// sur
module sur(
    input        CLK,
    input        rst,
    input        EN_sur,
    input        ECHO1,
    input        ECHO2,
    input        ECHO3,
    input        ECHO4,
    input        ECHO5,
    output       TRIG1,
    output       TRIG2,
    output       TRIG3,
    output       TRIG4,
    output       TRIG5,
    output       SG90,
    output [3:0] dig,
    output [6:0] seg,
    output [3:0] dis
);
Settings: LEC_CHECK=0, ABC_AREA=1, CAP_MARGIN=10, CORE_MARGIN=2, CORE_UTILIZATION=40, CTS_CLUSTER_DIAMETER=118, CTS_CLUSTER_SIZE=13, GPL_TIMING_DRIVEN=0, MAX_ROUTING_LAYER=met4, SLEW_MARGIN=40, TNS_END_PERCENT=10; clock period 21.0 ns.
run.sh (not shown) runs the stock make flow with config.mk's settings and CLKGATE_MAP_FILE=.
Next try:
==> flow/config.mk (replaced) <==
export PLATFORM = sky130hd
export DESIGN_NAME = sur
export DESIGN_NICKNAME = sur
export VERILOG_FILES = /design/flow/design.v
export SDC_FILE = /design/flow/constraint.sdc
export NUM_CORES = 4
export LEC_CHECK = 0
export ABC_AREA = 1
export CAP_MARGIN = 20
export CORE_MARGIN = 2
export CORE_UTILIZATION = 72
export MAX_ROUTING_LAYER = met4
export PLACE_DENSITY_LB_ADDON = 0.01
export SETUP_SLACK_MARGIN = 3.92
export SLEW_MARGIN = 20
==> flow/constraint.sdc (replaced) <==
create_clock -name core_clock -period 15.9 [get_ports {CLK}]
set_input_delay 3.1800 -clock core_clock [delete_from_list [all_inputs] [get_ports {CLK}]]
set_output_delay 3.1800 -clock core_clock [all_outputs]
set_load 0.01 [all_outputs]
Result: The changed run died in global routing (5_1_grt) on GRT-0232. Die size shrinks by well over a third. Synthesized area does not change. Synthesized cell count stays the same.
Next try:
--- a/flow/config.mk
+++ b/flow/config.mk
@@ -8,8 +8,7 @@
 export ABC_AREA = 1
-export CAP_MARGIN = 20
+export CAP_MARGIN = 10
 export CORE_MARGIN = 2
 export CORE_UTILIZATION = 72
-export MAX_ROUTING_LAYER = met4
-export PLACE_DENSITY_LB_ADDON = 0.01
-export SETUP_SLACK_MARGIN = 3.92
+export CTS_CLUSTER_SIZE = 76
+export SETUP_SLACK_MARGIN = -0.67
 export SLEW_MARGIN = 20
==> flow/constraint.sdc (replaced) <==
create_clock -name core_clock -period 12.8 [get_ports {CLK}]
set_input_delay 2.5600 -clock core_clock [delete_from_list [all_inputs] [get_ports {CLK}]]
set_output_delay 2.5600 -clock core_clock [all_outputs]
set_load 0.01 [all_outputs]
Result: This time the run produced a layout that fails on negative setup slack. Die size is unchanged. Area after synthesis stays the same. Synthesized cell count does not change.
Next try:
--- a/flow/config.mk
+++ b/flow/config.mk
@@ -8,7 +8,6 @@
 export ABC_AREA = 1
-export CAP_MARGIN = 10
+export CAP_MARGIN = 20
 export CORE_MARGIN = 2
 export CORE_UTILIZATION = 72
-export CTS_CLUSTER_SIZE = 76
-export SETUP_SLACK_MARGIN = -0.67
+export PLACE_DENSITY_LB_ADDON = 0.01
 export SLEW_MARGIN = 20
==> flow/constraint.sdc (replaced) <==
create_clock -name core_clock -period 15.9 [get_ports {CLK}]
set_input_delay 3.1800 -clock core_clock [delete_from_list [all_inputs] [get_ports {CLK}]]
set_output_delay 3.1800 -clock core_clock [all_outputs]
set_load 0.01 [all_outputs]
Outcome: The new run finished with timing, DRC and antenna clean. Clock-buffer cell count climbs by 3. Core utilization shrinks by 5.1 points. Global-route usage falls by 1.4 points.


Starting RTL as in the previous note.
Settings: LEC_CHECK=0, CAP_MARGIN=30, CELL_PAD_IN_SITES_GLOBAL_PLACEMENT=3, CORE_MARGIN=2, CORE_UTILIZATION=40, CTS_CLUSTER_SIZE=86, GPL_TIMING_DRIVEN=0, MIN_ROUTING_LAYER=met2, SLEW_MARGIN=20; clock period 25.0 ns.
Change:
Settings changed: CAP_MARGIN 30 to 20, CELL_PAD_IN_SITES_GLOBAL_PLACEMENT 3 to not set, CORE_UTILIZATION 40 to 65, CTS_CLUSTER_SIZE 86 to not set, GPL_TIMING_DRIVEN 0 to not set, MIN_ROUTING_LAYER met2 to not set, SETUP_SLACK_MARGIN set to 4.42.
Clock period 25.0 ns to 17.0 ns, I/O delays scaled along.
The new run completed without violations.
Global-route usage rose by 0.18 points.
Core utilization goes up by 35 points.
Setup slack is worse by 2.5 ns.
Die area came out lower by 38%.
Non-clock buffer count rose by 153.
Cell count went down by 4.3%.
Wire length came out lower by about 3%.
Design area is higher by about 10%.
Clock-buffer cell count falls by 5.
Change:
Settings changed: ABC_AREA set to 1, CORE_ASPECT_RATIO set to 1.78, CORE_UTILIZATION 65 to 71, PLACE_DENSITY set to 0.36, SETUP_SLACK_MARGIN 4.42 to 1.52.
Clock period 17.0 ns to 12.7 ns, I/O delays scaled along.
- The new run died in 5_1_grt
- die area went down by 12%
- synthesized area came out lower by 4.7%
- synthesized cell count rises by 17%
Change:
Settings changed: ABC_AREA 1 to not set, CORE_ASPECT_RATIO 1.78 to not set, CORE_UTILIZATION 71 to 65, PLACE_DENSITY 0.36 to not set, SETUP_SLACK_MARGIN 1.52 to 4.46.
Clock period 12.7 ns to 17.0 ns, I/O delays scaled along.
- Now the flow finished with timing, DRC and antenna clean
- die area went up by about a fifth
- area after synthesis went up by a few percent
- synthesized cell count went down by about a fifth
Change:
Settings changed: ABC_AREA set to 1, CORE_UTILIZATION 65 to 64, PLACE_DENSITY set to 0.38, SETUP_SLACK_MARGIN 4.46 to not set.
Clock period 17.0 ns to 12.9 ns, I/O delays scaled along.
After rerunning: The changed run finished with negative setup slack left; synthesized area drops by about 5%; wire length drops by 11%; via count drops by about 2.6%; design area drops by 9.3%.


sur again, from the RTL that the note above started with.
## sur
module sur(
    input        CLK,
    input        rst,
    input        EN_sur,
    input        ECHO1,
    input        ECHO2,
    input        ECHO3,
    input        ECHO4,
    input        ECHO5,
    output       TRIG1,
    output       TRIG2,
    output       TRIG3,
    output       TRIG4,
    output       TRIG5,
    output       SG90,
    output [3:0] dig,
    output [6:0] seg,
    output [3:0] dis
);
Settings: LEC_CHECK=0, ABC_AREA=1, CAP_MARGIN=20, CORE_MARGIN=2, CORE_UTILIZATION=72, SETUP_SLACK_MARGIN=-0.67, SLEW_MARGIN=20; clock period 12.8 ns.
The first run finished with setup timing left.
Edit:
- ABC_AREA: 1 -> default
- CORE_UTILIZATION: 72 -> 40
- SETUP_SLACK_MARGIN: -0.67 -> default
- clock period: 12.8 -> 22.1 ns (I/O delays scaled with it)
Result: With this change the flow completed with no timing, DRC or antenna violations; via count falls by 16%; die size increases by 87%; cell count falls by 7.6%; routed wire length shrinks by 19%; worst setup slack gains 3.1 ns; clock skew falls by 0.0089 ns.
Edit:
- ABC_AREA: default -> 1
- CORE_ASPECT_RATIO: default -> 1.77
- CORE_UTILIZATION: 40 -> 71
- PLACE_DENSITY: default -> 0.36
- SETUP_SLACK_MARGIN: default -> 1.49
- clock period: 22.1 -> 12.7 ns (I/O delays scaled with it)
The changed run never finished: it broke off in global routing with GRT-0232.
Synthesized cell count is higher by 17%.
Die size is lower by 46%.
Area after synthesis is lower by 4.7%.
